## ALU_microprocessor
module ALU_microprocessor (
  input      [ 5:0]   alu_ctrl  ,
  input      [31:0]   in_1      ,
  input      [31:0]   in_2      ,
  input               alu_clk   ,
  output reg [31:0]   alu_rslt  ,
  output     [ 4:0]   alu_checks             
);
Settings: LEC_CHECK=0, CAP_MARGIN=20, CORE_MARGIN=2, CORE_UTILIZATION=40, SLEW_MARGIN=20; clock period 5.65 ns.
run.sh (not shown) runs the stock make flow with config.mk's settings and CLKGATE_MAP_FILE=.
Edit:
Settings changed: ABC_AREA set to 1, CORE_ASPECT_RATIO set to 0.5, CORE_UTILIZATION 40 to 72, CTS_CLUSTER_DIAMETER set to 371, CTS_CLUSTER_SIZE set to 99, SETUP_SLACK_MARGIN set to 1.17, TNS_END_PERCENT set to 5.
Clock period 5.65 ns to 4.43 ns, I/O delays scaled along.
- The new run aborted during 4_1_cts with DPL-0038
- die size goes down by a quarter to a third
- area after synthesis climbs by about a fifth
- synthesized cell count increases by well over a third
Edit:
Settings changed: ABC_AREA 1 to unset, CORE_ASPECT_RATIO 0.5 to unset, CORE_UTILIZATION 72 to 51, CTS_CLUSTER_DIAMETER 371 to 396, CTS_CLUSTER_SIZE 99 to 97, SETUP_SLACK_MARGIN 1.17 to unset, TNS_END_PERCENT 5 to 10.
Clock period 4.43 ns to 3.82 ns, I/O delays scaled along.
Result:
- The new run finished with setup timing left
- synthesized area came out lower by about a fifth
- die area came out higher by about a fifth
- synthesized cell count came out lower by well over a third
Edit:
Settings changed: CORE_UTILIZATION 51 to 59, CTS_CLUSTER_DIAMETER 396 to 27, CTS_CLUSTER_SIZE 97 to 40, SETUP_SLACK_MARGIN set to 1.15, TNS_END_PERCENT 10 to unset.
Clock period 3.82 ns to 6.03 ns, I/O delays scaled along.
Result: This time the run completed without violations; flip-flop count does not change; clock power drops by 25%; final area drops by 18%; area after synthesis is unchanged; total power drops by about 43%; wire length drops by 10%.


ALU_microprocessor again, from the RTL that the note above started with.
clock: 5.66 ns
lec_check: 0
cap_margin: 20
core_margin: 2
core_utilization: 57
setup_slack_margin: 1.49
slew_margin: 20
Rerun with:
- CAP_MARGIN: 20 -> 5
- CORE_UTILIZATION: 57 -> 72
- CTS_CLUSTER_DIAMETER: not set -> 99
- CTS_CLUSTER_SIZE: not set -> 57
- PLACE_DENSITY: not set -> 0.65
- SETUP_SLACK_MARGIN: 1.49 -> 1.03
- clock period: 5.66 -> 3.59 ns (I/O delays scaled with it)
The changed run did not get past detailed placement (3_5_place_dp), error DPL-0038.
Area after synthesis is unchanged.
Die size came out lower by 20%.
Synthesized cell count stays the same.
Rerun with:
- CAP_MARGIN: 5 -> 20
- CORE_UTILIZATION: 72 -> 48
- CTS_CLUSTER_DIAMETER: 99 -> not set
- CTS_CLUSTER_SIZE: 57 -> not set
- PLACE_DENSITY: 0.65 -> not set
- SETUP_SLACK_MARGIN: 1.03 -> not set
- clock period: 3.59 -> 6.87 ns (I/O delays scaled with it)
What happened: The changed run completed with no timing, DRC or antenna violations. Synthesized area does not change. Die area climbs by 49%. Synthesized cell count stays the same.


Starting RTL as in the previous note.
Design ALU_microprocessor, start of the top module:
module ALU_microprocessor (
  input      [ 5:0]   alu_ctrl  ,
  input      [31:0]   in_1      ,
  input      [31:0]   in_2      ,
  input               alu_clk   ,
  output reg [31:0]   alu_rslt  ,
  output     [ 4:0]   alu_checks             
);
reg             N;                           
reg             Z;                           
reg             C;                           
reg             V;                           
reg             P;                           
always @(posedge alu_clk) begin
  case(alu_ctrl)
    5'd0 :  begin   
      {C,alu_rslt} = in_1 + in_2;            
      Z            = (alu_rslt==32'b0);
      N            = alu_rslt[31];
      V            = in_1[31]&&(in_2[31])&&(!alu_rslt[31]) || (!in_1[31])&&(!in_2[31])&&alu_rslt[31];
      P            = ^alu_rslt;
    end
    5'd1 :  begin   
      {C,alu_rslt} = in_1 + (-in_2);         
      C            = !C;
      Z            = (alu_rslt==32'b0);
      N            = alu_rslt[31];
      V            = in_1[31]&&(!in_2[31])&&(!alu_rslt[31]) || (!in_1[31])&&(in_2[31])&&alu_rslt[31];
      P            = ^alu_rslt;
    end
    5'd2 :  begin
      alu_rslt = in_1;                       
      Z        = (alu_rslt==32'b0);
      N        = alu_rslt[31];
      V        = 0;    
      C        = 0;
      P        = ^alu_rslt;
    end
     5'd3 :  begin
      alu_rslt = in_2;                       
      Z        = (alu_rslt==32'b0);
      N        = alu_rslt[31];
      V        = 0;    
      C        = 0;
      P        = ^alu_rslt;
    end
     5'd4 :  begin
      {C,alu_rslt} = in_1 + 1;               
  ...
clock: 7.0 ns
lec_check: 0
cap_margin: 40
core_margin: 2
core_utilization: 48
cts_cluster_diameter: 197
cts_cluster_size: 99
gpl_routability_driven: 0
setup_slack_margin: -0.65
slew_margin: 20
tns_end_percent: 35
The starting point completed with no timing, DRC or antenna violations.
Edit:
- ABC_AREA: default -> 1
- CAP_MARGIN: 40 -> 20
- CORE_UTILIZATION: 48 -> 72
- CTS_CLUSTER_DIAMETER: 197 -> 371
- GPL_ROUTABILITY_DRIVEN: 0 -> default
- SETUP_SLACK_MARGIN: -0.65 -> 0.25
- TNS_END_PERCENT: 35 -> 5
- clock period: 7.0 -> 4.43 ns (I/O delays scaled with it)
What happened:
- With this change the flow aborted during clock tree synthesis (4_1_cts) (DPL-0033)
- die size goes down by 18%
- synthesized cell count is higher by 59%
- synthesized area grows by 22%
Edit:
- ABC_AREA: 1 -> default
- CORE_UTILIZATION: 72 -> 71
- CTS_CLUSTER_DIAMETER: 371 -> 96
- CTS_CLUSTER_SIZE: 99 -> 37
- SETUP_SLACK_MARGIN: 0.25 -> -0.32
- TNS_END_PERCENT: 5 -> 70
- clock period: 4.43 -> 4.87 ns (I/O delays scaled with it)
=> This time the run ended with an error in global routing (5_1_grt) (GRT-0116); die size goes down by 17%; synthesized cell count goes down by 37%; area after synthesis goes down by 18%.
Edit:
- CORE_UTILIZATION: 71 -> 40
- CTS_CLUSTER_DIAMETER: 96 -> default
- CTS_CLUSTER_SIZE: 37 -> default
- SETUP_SLACK_MARGIN: -0.32 -> default
- TNS_END_PERCENT: 70 -> default
- clock period: 4.87 -> 7.0 ns (I/O delays scaled with it)
After rerunning:
- The new run went through all stages and came out clean
- die area climbs by well over a third
- synthesized area stays the same
- synthesized cell count is unchanged
Edit:
- CORE_ASPECT_RATIO: default -> 1.8
- CORE_UTILIZATION: 40 -> 55
- CTS_CLUSTER_DIAMETER: default -> 306
- CTS_CLUSTER_SIZE: default -> 100
- GPL_ROUTABILITY_DRIVEN: default -> 0
- HOLD_SLACK_MARGIN: default -> -0.08
- PLACE_DENSITY: default -> 0.4
- SETUP_SLACK_MARGIN: default -> -0.7
- TNS_END_PERCENT: default -> 5
The new run failed in global routing (5_1_grt), error GRT-0116.
Synthesized area is unchanged.
Synthesized cell count is unchanged.
Die size falls by 27%.


run 1:
ALU_microprocessor again, from the RTL that the note above started with.
// ALU_microprocessor
module ALU_microprocessor (
  input      [ 5:0]   alu_ctrl  ,
  input      [31:0]   in_1      ,
  input      [31:0]   in_2      ,
  input               alu_clk   ,
  output reg [31:0]   alu_rslt  ,
  output     [ 4:0]   alu_checks             
);
clock: 7.0 ns
lec_check: 0
cap_margin: 15
cell_pad_in_sites_detail_placement: 1
cell_pad_in_sites_global_placement: 3
core_aspect_ratio: 1.73
core_margin: 3
core_utilization: 54
cts_cluster_diameter: 55
cts_cluster_size: 59
gpl_routability_driven: 0
gpl_timing_driven: 0
hold_slack_margin: -0.08
max_routing_layer: met5
place_density_lb_addon: 0.05
slew_margin: 35
Stage in which a tool error killed run 1: 3_1_place_gp_skip_io.
## Diff of input files: run 2 against run 1
- removing MAX_ROUTING_LAYER (formerly met5)
- changing CTS_CLUSTER_DIAMETER from 55 to 306
- changing CTS_CLUSTER_SIZE from 59 to 100
- removing GPL_TIMING_DRIVEN (formerly 0)
- changing SLEW_MARGIN from 35 to 20
- setting SETUP_SLACK_MARGIN to -0.7 for the first time
- changing CORE_MARGIN from 3 to 2
- changing HOLD_SLACK_MARGIN from -0.08 to 0.24
- changing CORE_ASPECT_RATIO from 1.73 to 0.5
- removing CELL_PAD_IN_SITES_DETAIL_PLACEMENT (formerly 1)
- changing CAP_MARGIN from 15 to 20
- changing CORE_UTILIZATION from 54 to 40
- setting PLACE_DENSITY to 0.4 for the first time
- setting TNS_END_PERCENT to 5 for the first time
- removing CELL_PAD_IN_SITES_GLOBAL_PLACEMENT (formerly 3)
- removing PLACE_DENSITY_LB_ADDON (formerly 0.05)
## What came out
No stage failed in run 2, and the final checks on the layout all came back clean.
As far as synthesized netlist net count goes, run 1 and run 2 are indistinguishable; the numbers are identical.
Run 2 -> run 1: post-synthesis area per instance delta 0, exact match
Compared to run 1, run 2 has core footprint about 34% higher.
As far as area of the synthesized netlist per yosys stat goes, run 1 and run 2 are indistinguishable; the numbers are identical.
Run 2 vs. run 1: xor and xnor area share after synthesis comparable, synthesized cell count comparable, width of the die now larger, core utilization before placement now smaller, die size now larger.
Between run 2 and run 1, the number of rows in the core area is lower for run 2.
--- input diff run 2..run 3 ---
- swapping 40 for 55 in CORE_UTILIZATION
- clearing CORE_ASPECT_RATIO, which used to be 0.5
Findings:
Run 3 reports a lower power than run 2 does.
What run 3 reported for met1 routed wirelength after detailed routing has to be multiplied by 1.5 to get the figure for run 2.
Diff run 2 and run 3: post-detailed-placement cell area lower in run 3
Diff run 2 -> run 3: routed wire length fell 22 mm, design area fell about 3.8%, ratio of final minimum period to clock period rose 0.19 points, worst vdd rail ir drop rose 79%.
Critical path's slowest cell = sky130_fd_sc_hd__clkdlybuf4s50_1: run 3; critical path's slowest cell = sky130_fd_sc_hd__a221oi_2: run 2
For run 3, the most congested layer reported by global routing was met2, unlike run 2, where it was met1.
Changes observed in run 3 relative to run 2: combinational share of cell area increased by 3.0 points relative to the old numbers; power dissipated by switching net loads decreased by about 10% relative to the old numbers; average wire length per cell after detail routing decreased by about 14% relative to the old numbers.
Run 3 has completed all stages; timing, DRC and antenna checks passed.
### run 3 -> run 4
- clearing HOLD_SLACK_MARGIN, which used to be 0.24
- clearing SETUP_SLACK_MARGIN, which used to be -0.7
- clearing CTS_CLUSTER_DIAMETER, which used to be 306
- clearing GPL_ROUTABILITY_DRIVEN, which used to be 0
- swapping 5 for 70 in TNS_END_PERCENT
- clearing PLACE_DENSITY, which used to be 0.4
- swapping 55 for 40 in CORE_UTILIZATION
- clearing CTS_CLUSTER_SIZE, which used to be 100
- swapping 2 for 7 in CORE_MARGIN
--- outcome ---
Compared with run 3, run 4 shows a lower transition time at the pin with the least slew margin.
When the final numbers for run 4 and run 3 were put side by side, the all-layer global routing usage turned out to be greater in run 3.
Run 4 ends up with a synthesis-to-layout area growth that is 3.0 points higher than in run 3.
Comparing run 4 and run 3, the higher delay contributed by the slowest stage of the critical path was measured on run 3.
Run 4 packs its core more loosely than run 3.


ALU_microprocessor again, from the RTL that the note above started with.
Settings: LEC_CHECK=0, CAP_MARGIN=5, CORE_MARGIN=2, CORE_UTILIZATION=72, CTS_CLUSTER_DIAMETER=99, CTS_CLUSTER_SIZE=57, PLACE_DENSITY=0.65, SLEW_MARGIN=20; clock period 3.59 ns.
The starting point never finished: it broke off in 3_5_place_dp on DPL-0038.
Edit:
Settings changed: CAP_MARGIN 5 to 20, CORE_UTILIZATION 72 to 40, CTS_CLUSTER_DIAMETER 99 to not set, CTS_CLUSTER_SIZE 57 to not set, PLACE_DENSITY 0.65 to not set.
Clock period 3.59 ns to 6.87 ns, I/O delays scaled along.
The new run finished with timing, DRC and antenna clean.
Synthesized cell count is unchanged.
Synthesized area stays the same.
Die area climbs by about 80%.
Edit:
Settings changed: CORE_UTILIZATION 40 to 66, CTS_CLUSTER_SIZE set to 57.
Clock period 6.87 ns to 4.6 ns, I/O delays scaled along.
=>
- With this change the flow never finished: it broke off in 5_1_grt
- synthesized area does not change
- synthesized cell count is unchanged
- die area is lower by 39%
Edit:
Settings changed: CORE_MARGIN 2 to 3, CORE_UTILIZATION 66 to 40, CTS_CLUSTER_SIZE 57 to not set, GPL_ROUTABILITY_DRIVEN set to 0, HOLD_SLACK_MARGIN set to 0.22, TNS_END_PERCENT set to 80.
Clock period 4.6 ns to 7.0 ns, I/O delays scaled along.
This time the run completed without violations.
Synthesized area is unchanged.
Die area is higher by 66%.
Synthesized cell count does not change.
Edit:
Settings changed: CAP_MARGIN 20 to 15, CELL_PAD_IN_SITES_DETAIL_PLACEMENT set to 1, CORE_MARGIN 3 to 2, CTS_CLUSTER_DIAMETER set to 55, CTS_CLUSTER_SIZE set to 59, GPL_TIMING_DRIVEN set to 0, HOLD_SLACK_MARGIN 0.22 to -0.08, MAX_ROUTING_LAYER set to met4, TNS_END_PERCENT 80 to not set.
The changed run finished but failed the layout checks on negative setup slack.
Cell count rose by 0.82%.
Setup slack got worse by 0.50 ns.
Design area decreases by 0.50%.
Power and IR drop assume default switching activity.
